== zinc ==
// uart_top
module  uart_top(
								input  clk,
								input  rst_n,
								input  din,
								input sw8,
								output  reg  [23:0] pic_out,
								output  reg [16:0] addr,
								output  reg wr_ram,
								output  tx,
								output  reg pic_done,    
								output  reg  pic_download,    
								output  reg [7:0] rgb_led
								);
	wire   dout_vld;
	wire  [7:0] dout;
	reg [3:0] code_p;
	reg  [4:0]  cnt;
	reg  [3:0]  state;
	wire  [3:0]  code;
	wire [7:0]  temp;
	reg [23:0] pic_reg;
	parameter  monitor=0;   
	parameter  second=1 ;
	parameter  third=2 ;
	parameter   fouth=3;
	parameter   fiveth=4;
	parameter   sixth=5;
	parameter   send=6;
	parameter   stop=7;
	assign temp=(dout>8'd57)?(dout-8'd87):(dout-8'd48);
	assign code=temp[3:0];
	always  @ (posedge clk or negedge rst_n)
	    begin
			if  (!rst_n)
			   begin
			      state<=monitor;
				  wr_ram<=1;
				  pic_out<=0;
				  addr<=0;
				  pic_done<=0;
				  end
			else
	case (state)
	monitor:	begin
				   if (dout_vld)
						begin
						    wr_ram<=1;	
							pic_reg[23:20]<=code;
							state<=second;
							code_p<=code;
						end
				 else
				          state<=monitor;
					end
	second:	begin
					if (dout_vld)
							begin
								pic_reg[19:16]<=code;
								state<=third;
								rgb_led<={code_p,code};
							end
					else
							state<=second;
					end
		third:		begin
					if (dout_vld)
						begin
							pic_reg[15:12]<=code;
							state<=fouth;
							code_p<=code;
						end
					else
						state<=third;
					end
		fouth:		begin
					if (dout_vld)
						begin
							pic_reg[11:8]<=code;
							state<=fiveth;
							rgb_led<={code_p,code};
						end
					else
						state<=fouth;
					end
		fiveth:		begin
					if (dout_vld)
						begin
							pic_reg[7:4]<=code;
							state<=sixth;
							code_p<=code;
						end
					else
						state<=fiveth;
					end
        sixth:		begin
					if (dout_vld)
						begin
							pic_reg[3:0]<=code;
							state<=send;
							rgb_led<={code_p,code};
						end
					else
						state<=sixth;
					end
		send: 	 begin
						wr_ram<=0;
						pic_out<=pic_reg;
  ...
For scale: about 530 cells after synthesis, about 150 flip-flops, ~57 I/O pins, about 6700 sq um of cells after synthesis.
clock: 10.0 ns
lec_check: 0
cap_margin: 20
core_aspect_ratio: 0.5
core_margin: 2
core_utilization: 66
cts_cluster_diameter: 375
cts_cluster_size: 100
setup_slack_margin: -0.96
slew_margin: 20
tns_end_percent: 5
run.sh (not shown) runs the stock make flow with config.mk's settings and CLKGATE_MAP_FILE=.
What willow does differently from zinc at the input level:
Settings: GPL_ROUTABILITY_DRIVEN now 0, previously not set; CORE_UTILIZATION now 43, was 66; CORE_ASPECT_RATIO now 1.5, was 0.5; CORE_MARGIN now 3, was 2; TNS_END_PERCENT no longer set, was 5; HOLD_SLACK_MARGIN now 0.04, previously not set; CELL_PAD_IN_SITES_DETAIL_PLACEMENT now 1, previously not set; GPL_TIMING_DRIVEN now 0, previously not set; SETUP_SLACK_MARGIN now 1.72, was -0.96; CELL_PAD_IN_SITES_GLOBAL_PLACEMENT now 1, previously not set; SLEW_MARGIN now 5, was 20; CTS_CLUSTER_DIAMETER now 343, was 375; CTS_CLUSTER_SIZE now 60, was 100.
Results
Having completed the whole flow, willow delivered a layout that passed the timing, design-rule and antenna checks. [diff] highest attainable clock frequency, willow relative to zinc: regression. Looking only at reg-to-reg setup timing slack, and setting everything else aside, the lower value of zinc and willow goes to willow. Routed wire in willow totals more than in zinc. Between zinc and willow, the number of non-clock inverters figures differ only marginally. Of zinc and willow, the higher post-synthesis to final-layout area growth belongs to willow. Looking at final area across zinc and willow, the one that comes out higher is willow. From zinc to willow the numbers moved as follows: setup slack -190 ps; post-synthesis compound-gate area fraction shows no meaningful change; number of non-clock buffers shows an increase of 22. Critical path's largest stage delay ends up higher on willow.
Inputs modified between willow and indigo:
Settings: a change of SLEW_MARGIN from 5 to 20; a change of CTS_CLUSTER_SIZE from 60 to 100; a deleted GPL_TIMING_DRIVEN that had been 0; a deleted CELL_PAD_IN_SITES_DETAIL_PLACEMENT that had been 1; a change of SETUP_SLACK_MARGIN from 1.72 to -0.96; a change of CORE_ASPECT_RATIO from 1.5 to 0.5; a change of CTS_CLUSTER_DIAMETER from 343 to 375; a change of CORE_MARGIN from 3 to 9; a deleted CELL_PAD_IN_SITES_GLOBAL_PLACEMENT that had been 1; a deleted HOLD_SLACK_MARGIN that had been 0.04; a change of CORE_UTILIZATION from 43 to 66; a deleted GPL_ROUTABILITY_DRIVEN that had been 0.
Findings:
- No stage failed in indigo, and the final checks on the layout all came back clean.
- Looking only at share of the clock period used by the worst path after layout, and setting everything else aside, the lower value of willow and indigo goes to indigo.
- The worst-path cell with the longest stage delay comes out or4b_4 in one run and or3b_2 in the other, namely in indigo and willow respectively.
- Between willow and indigo, clock share of power is lower for indigo, willow comes in above that.
- The wire length number comes out higher for willow vs indigo.
- Slew at the pin with the worst max-slew slack: indigo > willow
What amber does differently from indigo at the input level:
Settings: setting TNS_END_PERCENT to 5 for the first time; changing CORE_UTILIZATION from 66 to 70; setting HOLD_SLACK_MARGIN to 0.3 for the first time; changing CORE_MARGIN from 9 to 2.
[summary]
Higher wire length of the first global-routing pass goes to indigo over amber.
indigo -> amber: longest individual stage delay on the worst path flat
On maximum frequency from static timing analysis, amber tracks indigo almost exactly.


== v38 ==
uart_top again, from the RTL that the note above started with.
Settings: LEC_CHECK=0, CAP_MARGIN=0, CELL_PAD_IN_SITES_DETAIL_PLACEMENT=0, CELL_PAD_IN_SITES_GLOBAL_PLACEMENT=3, CORE_MARGIN=4, CORE_UTILIZATION=61, CTS_CLUSTER_DIAMETER=253, CTS_CLUSTER_SIZE=86, GPL_ROUTABILITY_DRIVEN=1, GPL_TIMING_DRIVEN=0, HOLD_SLACK_MARGIN=0.02, MAX_ROUTING_LAYER=met5, PLACE_DENSITY_LB_ADDON=0.07, SLEW_MARGIN=20, TNS_END_PERCENT=85; clock period 3.42 ns.
In the summary table, v38 is marked failed, with error FLW-0024 raised in global placement without I/O (3_1_place_gp_skip_io).
> inputs changed (v38 -> v47)
- HOLD_SLACK_MARGIN removed (was 0.02)
- GPL_TIMING_DRIVEN changed from 0 to 1
- MAX_ROUTING_LAYER removed (was met5)
- CTS_CLUSTER_SIZE changed from 86 to 98
- CELL_PAD_IN_SITES_GLOBAL_PLACEMENT removed (was 3)
- CAP_MARGIN changed from 0 to 30
- TNS_END_PERCENT changed from 85 to 20
- CELL_PAD_IN_SITES_DETAIL_PLACEMENT removed (was 0)
- CTS_CLUSTER_DIAMETER changed from 253 to 260
[summary]
v47 completed; timing, DRC and antenna clean. Diff v38..v47 | number of placement rows | unchanged. As far as distinct cell type count of the synthesized netlist goes, v47 and v38 are indistinguishable; the numbers are identical. The proportion of register bits with asynchronous set or reset after synthesis of v47 and that of v38 are within noise of each other. Area fraction in compound gates after synthesis came out exactly the same in v38 and v47. From v47 to v38, synthesized cell count did not move at all. As far as total standard cell area after synthesis goes, v38 and v47 are indistinguishable; the numbers are identical. Comparing v38 against v47, there is no change at all in overall die area.
--- input diff v47..v39 ---
- CTS_CLUSTER_SIZE: 98 -> unset
- CORE_UTILIZATION: 61 -> 68
- PLACE_DENSITY: unset -> 0.61
- TNS_END_PERCENT: 20 -> unset
- PLACE_DENSITY_LB_ADDON: 0.07 -> unset
- CORE_MARGIN: 4 -> 2
- the clock period (ns, I/O delays scaled along): 3.42 -> 2.26
==> comparison <==
- From the logs: v39 reached the end of the flow and failed the layout checks with setup timing.
- [compare] base=v47 new=v39: number of gates given a new drive strength after cts rose by 18, final cell count rose by 21.
- Looking at placement-stage cell area across v39 and v47, the one that comes out higher is v39.
- Changes observed in v39 relative to v47: total power increased by 79% relative to the old numbers, number of vias after detailed routing shows an increase of 7.1%, global-route usage went up.
Setup changes, v39 to v15
- CAP_MARGIN: 30 -> 0
- ABC_AREA: unset -> 1
- CTS_CLUSTER_DIAMETER: 260 -> 90
--- outcome ---
From the logs: v15 reached the end of the flow and failed the layout checks with setup timing.
Looking at count of instantiated cells in the yosys netlist, v15 sits 219 above v39.
The critical-path cell with the highest stage delay comes out sky130_fd_sc_hd__dfrtp_1 in one run and sky130_fd_sc_hd__or4b_4 in the other, namely in v15 and v39 respectively.
Cell area after technology mapping up 5.4% in v15 wrt v39
Compared with v39, v15 has extra setup slack.
The inputs of v57 differ from those of v15 as listed below.
- changing CORE_UTILIZATION from 68 to 65
- changing CTS_CLUSTER_DIAMETER from 90 to 260
- changing CAP_MARGIN from 0 to 30
- removing PLACE_DENSITY (formerly 0.61)
- removing ABC_AREA (formerly 1)
- changing the clock period (ns, I/O delays scaled along) from 2.26 to 3.42
--- outcome ---
- The final layout from v57, which completed every stage, passed the timing, design-rule and antenna checks at the end of the flow.
- Relative to v15, area reported by Yosys stat has decreased by about 5% in v57.
- Going from v15 to v57, the worst slew margin relative to its limit was found to have gone down by 15 points.
- Fraction of standard cell area in multi-input logic, v15 and v57, lower one = v57.
- Delta (v57 minus v15): net switching power shows a reduction of 50%, total negative setup slack went up by 2.76 ns, fill cell instance count of the final layout increased by 67 relative to the old numbers.
- Diff v15 -> v57 | clock network area share | increase of 0.76 points
- v57 vs. v15: via count of the first global-routing pass lost about 23%; fraction of area in registers grew by 4.5 points.
The inputs of v28 differ from those of v57 as listed below.
- setting SETUP_SLACK_MARGIN to -0.19 for the first time
- changing CORE_UTILIZATION from 65 to 72
- changing the clock period (ns, I/O delays scaled along) from 3.42 to 2.69
[summary]
In v28 the implementation completed, yet the final layout does not meet the checks, the culprit being setup timing. Maximum frequency was lower in v28 than in v57. v28 vs. v57: die outline width decreased 4.8%; met2 routing resource usage after global routing grew by 20 points. Sequential cell area share down 2.5 points in v28 wrt v57. Diff v57 -> v28 | area of all placed cells without fillers | up by a few percent. Static leakage (lower): v57. Between v57 and v28, area of the die decreased.
Power and IR drop assume default switching activity.
